==> inputs of run R <==
Design desiredDrive_reg, start of the top module:
module desiredDrive_reg(
    input clk, rst_n,
    input [11:0] avg_torque,
    input [4:0] cadence,
    input not_pedaling,
    input [12:0] incline,
    input [2:0] scale,
    output logic [11:0] target_curr
);
logic [11:0] avg_torque_r;
logic [4:0] cadence_r;
logic not_pedaling_r;
logic [12:0] incline_r;
logic [2:0] scale_r;
logic [11:0] target_curr_nxt;
always_ff @(posedge clk, negedge rst_n) begin
    if (!rst_n) begin
        avg_torque_r <= 12'h000;
        cadence_r <= 5'h00;
        not_pedaling_r <= 1'b0;
        incline_r <= 13'h0000;
        scale_r <= 3'h0;
    end
    else begin
        avg_torque_r <= avg_torque;
        cadence_r <= cadence;
        not_pedaling_r <= not_pedaling;
        incline_r <= incline;
        scale_r <= scale;
    end
end
desiredDrive iDD(.avg_torque(avg_torque_r), .cadence(cadence_r), .not_pedaling(not_pedaling_r),
                 .incline(incline_r), .scale(scale_r), .target_curr(target_curr_nxt));
always_ff @(posedge clk, negedge rst_n) begin
    if (!rst_n)
        target_curr <= 12'h000;
    else
        target_curr <= target_curr_nxt;
end
endmodule
clock: 11.3 ns
lec_check: 0
abc_area: 0
cap_margin: 0
core_aspect_ratio: 1.36
core_margin: 2
core_utilization: 72
cts_cluster_size: 64
gpl_routability_driven: 1
gpl_timing_driven: 1
max_routing_layer: met4
place_density_lb_addon: 0.0
setup_slack_margin: 2.97
slew_margin: 35
tns_end_percent: 90
run.sh (not shown) runs the stock make flow with config.mk's settings and CLKGATE_MAP_FILE=.
==> run K: changes against run R <==
==> flow/config.mk (replaced) <==
export PLATFORM = sky130hd
export DESIGN_NAME = desiredDrive_reg
export DESIGN_NICKNAME = desiredDrive_reg
export VERILOG_FILES = /design/flow/design.v
export SDC_FILE = /design/flow/constraint.sdc
export NUM_CORES = 4
export LEC_CHECK = 0
export CAP_MARGIN = 20
export CORE_ASPECT_RATIO = 1.75
export CORE_MARGIN = 2
export CORE_UTILIZATION = 40
export MAX_ROUTING_LAYER = met4
export SLEW_MARGIN = 20
==> flow/constraint.sdc (replaced) <==
create_clock -name core_clock -period 13.0 [get_ports {clk}]
set_input_delay 2.6000 -clock core_clock [delete_from_list [all_inputs] [get_ports {clk}]]
set_output_delay 2.6000 -clock core_clock [all_outputs]
set_load 0.01 [all_outputs]
==> job_summary.md <==
### Metrics collected by this job

| Metric | Value |
|---|---|
| Final WS setup | -0.819 ns |
| FP Core Util | 0.741 |
| ClkCell Share | 0.0110 |
| Outcome | failed layout checks |
| Violated checks | negative setup slack |
| Setup violations, final | 12 |
That was run R.
==> job_summary.md <==
### Metrics collected by this job

| Metric | Value |
|---|---|
| Outcome | complete, no violations |
| Setup TNS | 0 ns |
| Measured slew at the worst slew-check pin | 0.979 ns |
| Final WS setup | 0.841 ns |
| FP Core Util | 0.406 |
| ClkCell Share | 0.0118 |
| Setup violations, final | 0 |
That was run K.

---

==> job 303 <==
==> flow/design.v <==
module incline_sat(
    input [12:0] incline,
    output [9:0] incline_sat
);
assign incline_sat = (~incline[12] && |incline[12:9]) ? 10'h1FF : 
                    (incline[12] && ~(&incline[12:9])) ? 10'h200 : incline[9:0];
endmodule
module desiredDrive(
    input [11:0] avg_torque,
    input [4:0] cadence,
    input not_pedaling,
    input [12:0] incline,
    input [2:0] scale,
    output [11:0] target_curr
);
localparam TORQUE_MIN = 12'h380;
localparam TOO_SMALL = 5'h05;
logic [9:0] inc_sat;
incline_sat i1( .incline(incline), .incline_sat(inc_sat));
logic [10:0] incline_factor;
assign incline_factor = {inc_sat[9], inc_sat[9:0]} + 11'd256;
logic [8:0] incline_factor_limit;
assign incline_factor_limit = (incline_factor[10] == 1'b1) ? 9'h000 : (incline_factor[9]) ? 9'h1FF : incline_factor[8:0];
logic [5:0] cadence_factor;
assign cadence_factor = (|cadence[4:1]) ? ({1'b0, cadence} + 6'd32) : 6'h00;
logic [12:0]torque_off;
assign torque_off = {1'b0, avg_torque} - {1'b0, TORQUE_MIN};
logic [12:0] torque_pos;
assign torque_pos = (torque_off[12] == 1'b1) ? 12'h000 : torque_off[11:0];
logic [30:0]assist_prod;
assign assist_prod = not_pedaling ? 30'h00000000 : (torque_pos * incline_factor_limit * cadence_factor * scale);
assign target_curr = (|assist_prod[29:27]) ? 12'hFFF : assist_prod[26:15];
endmodule
module desiredDrive_reg(
    input clk, rst_n,
    input [11:0] avg_torque,
    input [4:0] cadence,
    input not_pedaling,
    input [12:0] incline,
    input [2:0] scale,
    output logic [11:0] target_curr
);
logic [11:0] avg_torque_r;
logic [4:0] cadence_r;
logic not_pedaling_r;
logic [12:0] incline_r;
logic [2:0] scale_r;
logic [11:0] target_curr_nxt;
always_ff @(posedge clk, negedge rst_n) begin
    if (!rst_n) begin
        avg_torque_r <= 12'h000;
        cadence_r <= 5'h00;
        not_pedaling_r <= 1'b0;
        incline_r <= 13'h0000;
        scale_r <= 3'h0;
    end
    else begin
        avg_torque_r <= avg_torque;
        cadence_r <= cadence;
        not_pedaling_r <= not_pedaling;
        incline_r <= incline;
        scale_r <= scale;
    end
end
desiredDrive iDD(.avg_torque(avg_torque_r), .cadence(cadence_r), .not_pedaling(not_pedaling_r),
                 .incline(incline_r), .scale(scale_r), .target_curr(target_curr_nxt));
always_ff @(posedge clk, negedge rst_n) begin
    if (!rst_n)
        target_curr <= 12'h000;
    else
        target_curr <= target_curr_nxt;
end
endmodule
==> flow/run.sh <==
#!/bin/bash
# the make line also repeats each setting of config.mk as NAME=value (left out here)
make -C /OpenROAD-flow-scripts/flow DESIGN_CONFIG=/design/flow/config.mk WORK_HOME=/design/flow/orfs CLKGATE_MAP_FILE= finish
==> flow/config.mk <==
export PLATFORM = sky130hd
export DESIGN_NAME = desiredDrive_reg
export DESIGN_NICKNAME = desiredDrive_reg
export VERILOG_FILES = /design/flow/design.v
export SDC_FILE = /design/flow/constraint.sdc
export NUM_CORES = 4
export LEC_CHECK = 0
export CAP_MARGIN = 20
export CORE_MARGIN = 2
export CORE_UTILIZATION = 72
export CTS_CLUSTER_DIAMETER = 25
export CTS_CLUSTER_SIZE = 28
export MAX_ROUTING_LAYER = met4
export PLACE_DENSITY_LB_ADDON = 0.19
export SETUP_SLACK_MARGIN = 1.13
export SLEW_MARGIN = 40
==> flow/constraint.sdc <==
create_clock -name core_clock -period 3.93 [get_ports {clk}]
set_input_delay 0.7860 -clock core_clock [delete_from_list [all_inputs] [get_ports {clk}]]
set_output_delay 0.7860 -clock core_clock [all_outputs]
set_load 0.01 [all_outputs]
==> job 9347 (differences from job 303) <==
- CTS_CLUSTER_DIAMETER: 25 -> 223
- CTS_CLUSTER_SIZE: 28 -> 79
- MAX_ROUTING_LAYER: met4 -> not set
- PLACE_DENSITY_LB_ADDON: 0.19 -> not set
- SETUP_SLACK_MARGIN: 1.13 -> not set
- SLEW_MARGIN: 40 -> 20
==> flow/constraint.sdc (replaced) <==
create_clock -name core_clock -period 10.7 [get_ports {clk}]
set_input_delay 2.1400 -clock core_clock [delete_from_list [all_inputs] [get_ports {clk}]]
set_output_delay 2.1400 -clock core_clock [all_outputs]
set_load 0.01 [all_outputs]
==> job 2807 (differences from job 303) <==
- CORE_UTILIZATION: 72 -> 64
- CTS_CLUSTER_DIAMETER: 25 -> not set
- CTS_CLUSTER_SIZE: 28 -> not set
- MAX_ROUTING_LAYER: met4 -> not set
- PLACE_DENSITY_LB_ADDON: 0.19 -> not set
- SETUP_SLACK_MARGIN: 1.13 -> not set
- SLEW_MARGIN: 40 -> 20
==> flow/constraint.sdc (replaced) <==
create_clock -name core_clock -period 9.84 [get_ports {clk}]
set_input_delay 1.9680 -clock core_clock [delete_from_list [all_inputs] [get_ports {clk}]]
set_output_delay 1.9680 -clock core_clock [all_outputs]
set_load 0.01 [all_outputs]
==> job 3617 (differences from job 303) <==
- CORE_UTILIZATION: 72 -> 30
- CTS_CLUSTER_DIAMETER: 25 -> not set
- CTS_CLUSTER_SIZE: 28 -> not set
- MAX_ROUTING_LAYER: met4 -> not set
- PLACE_DENSITY_LB_ADDON: 0.19 -> not set
- SETUP_SLACK_MARGIN: 1.13 -> not set
- SLEW_MARGIN: 40 -> 20
==> flow/constraint.sdc (replaced) <==
create_clock -name core_clock -period 12.3 [get_ports {clk}]
set_input_delay 2.4600 -clock core_clock [delete_from_list [all_inputs] [get_ports {clk}]]
set_output_delay 2.4600 -clock core_clock [all_outputs]
set_load 0.01 [all_outputs]
==> results <==
                                                              job 3617                    job 9347                    job 303                    job 2807
Result of the run                     no timing/DRC/antenna violations  complete, but fails checks  aborted with a tool error  complete, but fails checks
Stage where the flow stopped                                         -                           -             global routing                           -
Reasons for failing layout checks                                    -        negative setup slack                          -        negative setup slack
Well Taps                                                          468                         188                          -                         225
Number of non-clock buffers in the layout                           76                         262                          -                         357
Post-detailed-route via-to-cell ratio                             4.77                        6.48                          -                        5.78
Total area of sequential cells                               1150 um^2                   1150 um^2                          -                   1150 um^2
Area overhead of the layout relative to synthesis                13.3%                       26.8%                          -                       35.6%
Area post-placement                                         12200 um^2                  13200 um^2                 13800 um^2                  13800 um^2
Floorplan die height                                            196 um                      128 um                     128 um                      136 um
Die Width                                                       196 um                      128 um                     128 um                      136 um
Cells on Worst Hold Path                                             1                           1                          -                           1
Initial cell density of the core                                 30.4%                       73.3%                      73.3%                       64.8%
Chip Area                                                   38500 um^2                  16400 um^2                 16400 um^2                  18400 um^2
Max-capacitance violation count                                      0                           0                          -                           0
Smallest hold slack                                           0.774 ns                    0.891 ns                          -                    0.797 ns
